## JK
// top
module top(
        clk, reset, up, down, hsync, vsync, rgb, pmod_switch, pause_switch,
         MISO, SW, SS, MOSI, SCLK, LED, an, seg
    );
Size in the first run: ~1600 cells after synthesis, ~260 flip-flops, about 41 I/O pins.
export LEC_CHECK = 0
export CAP_MARGIN = 35
export CELL_PAD_IN_SITES_DETAIL_PLACEMENT = 0
export CORE_ASPECT_RATIO = 1.39
export CORE_MARGIN = 2
export CORE_UTILIZATION = 72
export CTS_CLUSTER_SIZE = 79
export GPL_ROUTABILITY_DRIVEN = 0
export GPL_TIMING_DRIVEN = 1
export MIN_ROUTING_LAYER = met1
export PLACE_DENSITY_LB_ADDON = 0.01
export SLEW_MARGIN = 0
create_clock -name core_clock -period 6.75 [get_ports {clk}]
run.sh (not shown) runs the stock make flow with config.mk's settings and CLKGATE_MAP_FILE=.
### JK -> MS
Settings: clearing GPL_ROUTABILITY_DRIVEN, which used to be 0; clearing CELL_PAD_IN_SITES_DETAIL_PLACEMENT, which used to be 0; clearing MIN_ROUTING_LAYER, which used to be met1; putting ABC_AREA at 1 where nothing was set; swapping 0 for 20 in SLEW_MARGIN; swapping 35 for 20 in CAP_MARGIN; swapping 0.01 for 0.29 in PLACE_DENSITY_LB_ADDON; clearing CTS_CLUSTER_SIZE, which used to be 79; clearing CORE_ASPECT_RATIO, which used to be 1.39; clearing GPL_TIMING_DRIVEN, which used to be 1; swapping 6.75 for 2.84 in the clock period (ns, I/O delays scaled along).
Notes after the runs:
- MS: flow complete, layout not clean; failing: negative setup slack
- The faster design of the two is MS; JK tops out lower.
- Compared with JK, in MS starting utilization of the core area rose 0.22 points; part of the cycle the worst path needs rose 46 points; buffer and inverter count on the worst path rose 2; count of inverters other than clock inverters in the layout rose 171.
- Number of iterations in the first detailed-routing pass is higher on MS
- Compared with JK, MS shows a higher final wirelength.
- [MS vs JK] share of synthesized area spent on multiplexers: lower in MS
- Area figure in the yosys stat output: lower on JK
[inputs] AL vs MS
Settings: CTS_CLUSTER_DIAMETER: unset -> 207; PLACE_DENSITY: unset -> 0.35; PLACE_DENSITY_LB_ADDON: 0.29 -> unset.
Notes after the runs:
Status AL: flow complete, layout not clean - negative setup slack. Switching power as a share of total power: AL vs MS, no meaningful difference. Utilization, AL and MS: lower on MS. In the metrics for AL and MS, the one carrying the lower routed length on met1 is MS. The sum of net half-perimeters after detailed placement number comes out higher for MS vs AL. In the tables for AL and MS, fmax reads lower with MS. AL -> MS: number of cells produced by synthesis delta 0, exact match. The critical path depth in AL sits 1 below the value recorded for MS. For the number of non-clock buffers in the layout, AL came in about 1.8% higher than MS did.
The following lists how TR was set up differently from AL:
Settings: SETUP_SLACK_MARGIN now 0.82, previously not set; CORE_UTILIZATION now 70, was 72; PLACE_DENSITY no longer set, was 0.35; CTS_CLUSTER_DIAMETER now 28, was 207.
Notes after the runs:
Tool error DPL-0033 stopped TR during clock tree synthesis; no final results.
Placeable core region ends up lower on AL.
Number of cells in the design after placement ends up lower on TR.
Comparing AL against TR, there is no change at all in number of distinct library cell variants in the gate-level netlist after synthesis.
From AL to TR the numbers moved as follows: routability congestion estimate from global placement now sits lower; synthesized area neither gained nor lost much; standard cell area after detailed placement shows an increase of about 0.37%.
TR vs. AL: setup slack at placement higher, area of the chip has increased, number of instances in the synthesized netlist saw little to no change, floorplan core density -1.2 points.

* * *

Setup of yarrow:
Starting RTL as in the previous note.
clock: 4.34 ns
lec_check: 0
abc_area: 0
cap_margin: 10
cell_pad_in_sites_detail_placement: 0
cell_pad_in_sites_global_placement: 3
core_aspect_ratio: 0.88
core_margin: 4
core_utilization: 66
cts_cluster_size: 21
gpl_routability_driven: 0
gpl_timing_driven: 0
hold_slack_margin: 0.08
max_routing_layer: met5
min_routing_layer: met2
place_density_lb_addon: 0.0
setup_slack_margin: -0.19
slew_margin: 0
tns_end_percent: 15
yarrow: aborted in 3_1_place_gp_skip_io (tool error)
The following lists how tundra was set up differently from yarrow:
# yarrow
export LEC_CHECK = 0
export ABC_AREA = 0
export CAP_MARGIN = 10
export CELL_PAD_IN_SITES_DETAIL_PLACEMENT = 0
export CELL_PAD_IN_SITES_GLOBAL_PLACEMENT = 3
export CORE_ASPECT_RATIO = 0.88
export CORE_MARGIN = 4
export CORE_UTILIZATION = 66
export CTS_CLUSTER_SIZE = 21
export GPL_ROUTABILITY_DRIVEN = 0
export GPL_TIMING_DRIVEN = 0
export HOLD_SLACK_MARGIN = 0.08
export MAX_ROUTING_LAYER = met5
export MIN_ROUTING_LAYER = met2
export PLACE_DENSITY_LB_ADDON = 0.0
export SETUP_SLACK_MARGIN = -0.19
export SLEW_MARGIN = 0
export TNS_END_PERCENT = 15
create_clock -name core_clock -period 4.34 [get_ports {clk}]
# tundra
export LEC_CHECK = 0
export CAP_MARGIN = 35
export CELL_PAD_IN_SITES_DETAIL_PLACEMENT = 0
export CORE_MARGIN = 2
export CORE_UTILIZATION = 72
export CTS_CLUSTER_SIZE = 79
export GPL_ROUTABILITY_DRIVEN = 0
export GPL_TIMING_DRIVEN = 1
export MIN_ROUTING_LAYER = met1
export PLACE_DENSITY_LB_ADDON = 0.01
export SLEW_MARGIN = 0
create_clock -name core_clock -period 6.93 [get_ports {clk}]
Results
The final layout from tundra, which completed every stage, passed the timing, DRC and antenna checks at the end of the flow.
The die height reported for tundra is smaller than that of yarrow by 1.2 um.
[compare] base=yarrow new=tundra: width of the die dropped 12%; die area saw a decrease.
## Diff of input files: maple against tundra
# tundra
export LEC_CHECK = 0
export CAP_MARGIN = 35
export CELL_PAD_IN_SITES_DETAIL_PLACEMENT = 0
export CORE_MARGIN = 2
export CORE_UTILIZATION = 72
export CTS_CLUSTER_SIZE = 79
export GPL_ROUTABILITY_DRIVEN = 0
export GPL_TIMING_DRIVEN = 1
export MIN_ROUTING_LAYER = met1
export PLACE_DENSITY_LB_ADDON = 0.01
export SLEW_MARGIN = 0
create_clock -name core_clock -period 6.93 [get_ports {clk}]
# maple
export LEC_CHECK = 0
export ABC_AREA = 1
export CAP_MARGIN = 20
export CORE_MARGIN = 2
export CORE_UTILIZATION = 72
export PLACE_DENSITY = 0.38
export SLEW_MARGIN = 20
create_clock -name core_clock -period 2.84 [get_ports {clk}]
### Flow results
In summary, tundra completed successfully, with a layout that passed the timing, DRC and antenna checks.
maple finished all stages; however, its layout fails the closing checks, the failures being setup timing.
The post-route total power in maple sits about 140% above the value recorded for tundra.
Comparing tundra against maple, there is no change at all in initial antenna violation count.
The fraction of the core area occupied by cells at floorplan reported for maple is smaller than that of tundra by 1.0 points.
Changes observed in maple relative to tundra: mean cell area of the mapped netlist now smaller; power share of the clock group now sits lower.
tundra → maple: combined area of all synthesized cells shows an increase of 130 sq um; post-layout worst setup margin shows a reduction of 2700 ps; die size shows an increase of 0.87%.
Relative to maple, the following input files were edited for zinc:
# maple
export LEC_CHECK = 0
export ABC_AREA = 1
export CAP_MARGIN = 20
export CORE_MARGIN = 2
export CORE_UTILIZATION = 72
export PLACE_DENSITY = 0.38
export SLEW_MARGIN = 20
create_clock -name core_clock -period 2.84 [get_ports {clk}]
# zinc
export LEC_CHECK = 0
export CAP_MARGIN = 20
export CORE_MARGIN = 2
export CORE_UTILIZATION = 64
export SLEW_MARGIN = 20
create_clock -name core_clock -period 5.14 [get_ports {clk}]
zinc reached the end of the flow, and the finished layout is clean on the timing, DRC and antenna checks. zinc vs. maple: number of antenna violations at the first check in global routing shows no meaningful change; design area shows a reduction of 5.8%; slew at the pin closest to its max-slew limit shows an increase of 460 ps. The total design power in zinc is 0.56 times that in maple. | power per cell area | zinc vs maple | 190 mW/mm^2 lower |. Changes observed in zinc relative to maple: switching share of power lost 1.5 points, sequential share of layout area rose 1.9 points, utilization -13 points, clock power moved down, final wirelength shrank by 14%. | share of the cycle needed by the critical path after routing | zinc vs maple | 24 points lower |.
Power and IR drop assume default switching activity.
